==> 07-07 <==
Design battleship, start of the top module:
module battleship(
input wire clk,
input wire rst,  
input wire ARDUINO_A0,    
input wire ARDUINO_A1,    
input wire ARDUINO_A2,    
input wire ARDUINO_A3,    
output reg ARDUINO_IO0,   
output reg ARDUINO_IO1,   
output reg ARDUINO_IO2,   
output reg ARDUINO_IO6,   
output reg ARDUINO_IO7,   
output reg ARDUINO_IO8,   
output reg ARDUINO_IO9,   
output reg ARDUINO_IO10,  
output reg ARDUINO_IO11,  
output reg ARDUINO_A4,  
output reg ARDUINO_A5,  
output reg PMOD1_D0_P,  
output reg PMOD1_D0_N,  
output reg PMOD1_D1_P,  
output reg PMOD1_D1_N,  
output reg PMOD1_D2_P,  
output reg PMOD1_D2_N,  
output reg PMOD2_D0_P,  
output reg PMOD2_D0_N,  
output reg PMOD2_D1_P,  
output reg PMOD2_D2_P,  
output reg PMOD2_D2_N,  
output reg PMOD2_D3_P,  
output reg ARDUINO_IO3,   
output reg ARDUINO_IO4,   
output reg ARDUINO_IO5    
);
export LEC_CHECK = 0
export ABC_AREA = 1
export CAP_MARGIN = 40
export CORE_MARGIN = 2
export CORE_UTILIZATION = 72
export CTS_CLUSTER_DIAMETER = 81
export PLACE_DENSITY = 0.35
export SLEW_MARGIN = 20
create_clock -name core_clock -period 2.99 [get_ports {clk}]
run.sh (not shown) runs the stock make flow with config.mk's settings and CLKGATE_MAP_FILE=.
==> 02-11 (differences from 07-07) <==
Settings changed: CAP_MARGIN 40 to 20, CTS_CLUSTER_DIAMETER 81 to 358, HOLD_SLACK_MARGIN from default to -0.1, PLACE_DENSITY 0.35 to 0.41.
==> flow/constraint.sdc (replaced) <==
create_clock -name core_clock -period 2.63 [get_ports {clk}]
set_input_delay 0.5260 -clock core_clock [delete_from_list [all_inputs] [get_ports {clk}]]
set_output_delay 0.5260 -clock core_clock [all_outputs]
set_load 0.01 [all_outputs]
==> notes <==
- 07-07 reached the layout checks and failed them: setup timing. 02-11 finished but fails on setup timing.
- In 07-07 the total power is smaller than in 02-11, by 13%.
- Between 07-07 and 02-11, the lower hold slack is in 02-11 (gap 0.0096 ns).
- Of 02-11 and 07-07, 07-07 has the higher clock-buffer cell count (gap 2).
- In synthesized area, 02-11 and 07-07 do not differ.
- Of 07-07 and 02-11, 07-07 has the higher setup slack (gap 0.63 ns).
- Against 02-11, the via count of 07-07 is smaller by about 12%.
- Between 02-11 and 07-07, the lower register-to-register slack is in 02-11 (gap 0.63 ns).

---

==> build 3 <==
battleship again, from the RTL that the note above started with.
==> flow/config.mk <==
export PLATFORM = sky130hd
export DESIGN_NAME = battleship
export DESIGN_NICKNAME = battleship
export VERILOG_FILES = /design/flow/design.v
export SDC_FILE = /design/flow/constraint.sdc
export NUM_CORES = 4
export LEC_CHECK = 0
export ABC_AREA = 1
export CAP_MARGIN = 20
export CORE_MARGIN = 2
export CORE_UTILIZATION = 72
export CTS_CLUSTER_DIAMETER = 63
export CTS_CLUSTER_SIZE = 45
export MAX_ROUTING_LAYER = met4
export MIN_ROUTING_LAYER = met1
export PLACE_DENSITY = 0.35
export SLEW_MARGIN = 20
==> flow/constraint.sdc <==
create_clock -name core_clock -period 2.58 [get_ports {clk}]
set_input_delay 0.5160 -clock core_clock [delete_from_list [all_inputs] [get_ports {clk}]]
set_output_delay 0.5160 -clock core_clock [all_outputs]
set_load 0.01 [all_outputs]
==> trial 7 (differences from build 3) <==
CTS_CLUSTER_DIAMETER = unset   (was 63)
CTS_CLUSTER_SIZE = unset   (was 45)
HOLD_SLACK_MARGIN = -0.1   (was unset)
MAX_ROUTING_LAYER = unset   (was met4)
MIN_ROUTING_LAYER = unset   (was met1)
PLACE_DENSITY = unset   (was 0.35)
PLACE_DENSITY_LB_ADDON = 0.04   (was unset)
==> flow/constraint.sdc (replaced) <==
create_clock -name core_clock -period 3.0 [get_ports {clk}]
set_input_delay 0.6000 -clock core_clock [delete_from_list [all_inputs] [get_ports {clk}]]
set_output_delay 0.6000 -clock core_clock [all_outputs]
set_load 0.01 [all_outputs]
==> flow_summary.toml <==
# physical design summary
[run_status]
status = "complete, but fails checks"
so_faults = "negative setup slack"

[timing]
worst_slack_ns = -0.889
setup_violations = 94
[end of results for build 3]
==> flow_summary.toml <==
# physical design summary
[timing]
setup_violations = 11
worst_slack_ns = -0.109

[routing]
via_count = 10433
maxUsedRoutingLayer = "met4"
post_drt_wl_per_cell_um = 15.6

[run_status]
so_faults = "negative setup slack"
status = "complete, but fails checks"

[power_and_ir_drop]
power_leader = "registers"

[global_route]
met2_usage_pct = 61.3
[end of results for trial 7]

---

==> branch nickel: inputs <==
battleship again, from the RTL that the note above started with.
clock: 5.26 ns
lec_check: 0
cap_margin: 20
core_margin: 2
core_utilization: 32
slew_margin: 20
==> inputs of branch amber, as changes to branch nickel <==
--- a/flow/config.mk
+++ b/flow/config.mk
@@ -5,7 +5,10 @@
 export SDC_FILE = /design/flow/constraint.sdc
 export NUM_CORES = 4
 export LEC_CHECK = 0
+export ABC_AREA = 1
 export CAP_MARGIN = 20
 export CORE_MARGIN = 2
-export CORE_UTILIZATION = 32
+export CORE_UTILIZATION = 72
+export CTS_CLUSTER_DIAMETER = 377
+export CTS_CLUSTER_SIZE = 99
 export SLEW_MARGIN = 20
==> flow/constraint.sdc (replaced) <==
create_clock -name core_clock -period 2.42 [get_ports {clk}]
set_input_delay 0.4840 -clock core_clock [delete_from_list [all_inputs] [get_ports {clk}]]
set_output_delay 0.4840 -clock core_clock [all_outputs]
set_load 0.01 [all_outputs]
==> inputs of branch delta, as changes to branch nickel <==
--- a/flow/config.mk
+++ b/flow/config.mk
@@ -5,7 +5,8 @@
 export SDC_FILE = /design/flow/constraint.sdc
 export NUM_CORES = 4
 export LEC_CHECK = 0
+export ABC_AREA = 1
 export CAP_MARGIN = 20
 export CORE_MARGIN = 2
-export CORE_UTILIZATION = 32
+export CORE_UTILIZATION = 64
 export SLEW_MARGIN = 20
==> flow/constraint.sdc (replaced) <==
create_clock -name core_clock -period 2.91 [get_ports {clk}]
set_input_delay 0.5820 -clock core_clock [delete_from_list [all_inputs] [get_ports {clk}]]
set_output_delay 0.5820 -clock core_clock [all_outputs]
set_load 0.01 [all_outputs]
==> inputs of branch onyx, as changes to branch nickel <==
--- a/flow/config.mk
+++ b/flow/config.mk
@@ -5,7 +5,9 @@
 export SDC_FILE = /design/flow/constraint.sdc
 export NUM_CORES = 4
 export LEC_CHECK = 0
+export ABC_AREA = 1
 export CAP_MARGIN = 20
 export CORE_MARGIN = 2
-export CORE_UTILIZATION = 32
+export CORE_UTILIZATION = 72
+export CTS_CLUSTER_DIAMETER = 79
 export SLEW_MARGIN = 20
==> flow/constraint.sdc (replaced) <==
create_clock -name core_clock -period 3.41 [get_ports {clk}]
set_input_delay 0.6820 -clock core_clock [delete_from_list [all_inputs] [get_ports {clk}]]
set_output_delay 0.6820 -clock core_clock [all_outputs]
set_load 0.01 [all_outputs]
==> results <==
Branch delta finished but fails on setup timing. Branch amber stopped in global routing. Branch nickel completed with no timing, DRC or antenna violations. Branch onyx produced a clean layout.
Against branch nickel, the worst setup slack of branch onyx is lower by 0.83 ns.
In flip-flop count, branch onyx and branch delta do not differ.
Synthesized cell count is the same in branch onyx and branch delta.
Critical path depth: branch nickel < branch delta < branch onyx.
Sequential power, lowest first: branch nickel, branch onyx, branch delta.
Against branch onyx, the utilization of branch delta is lower by 6.0 points.
Power is estimated from default activity; no workload was simulated.
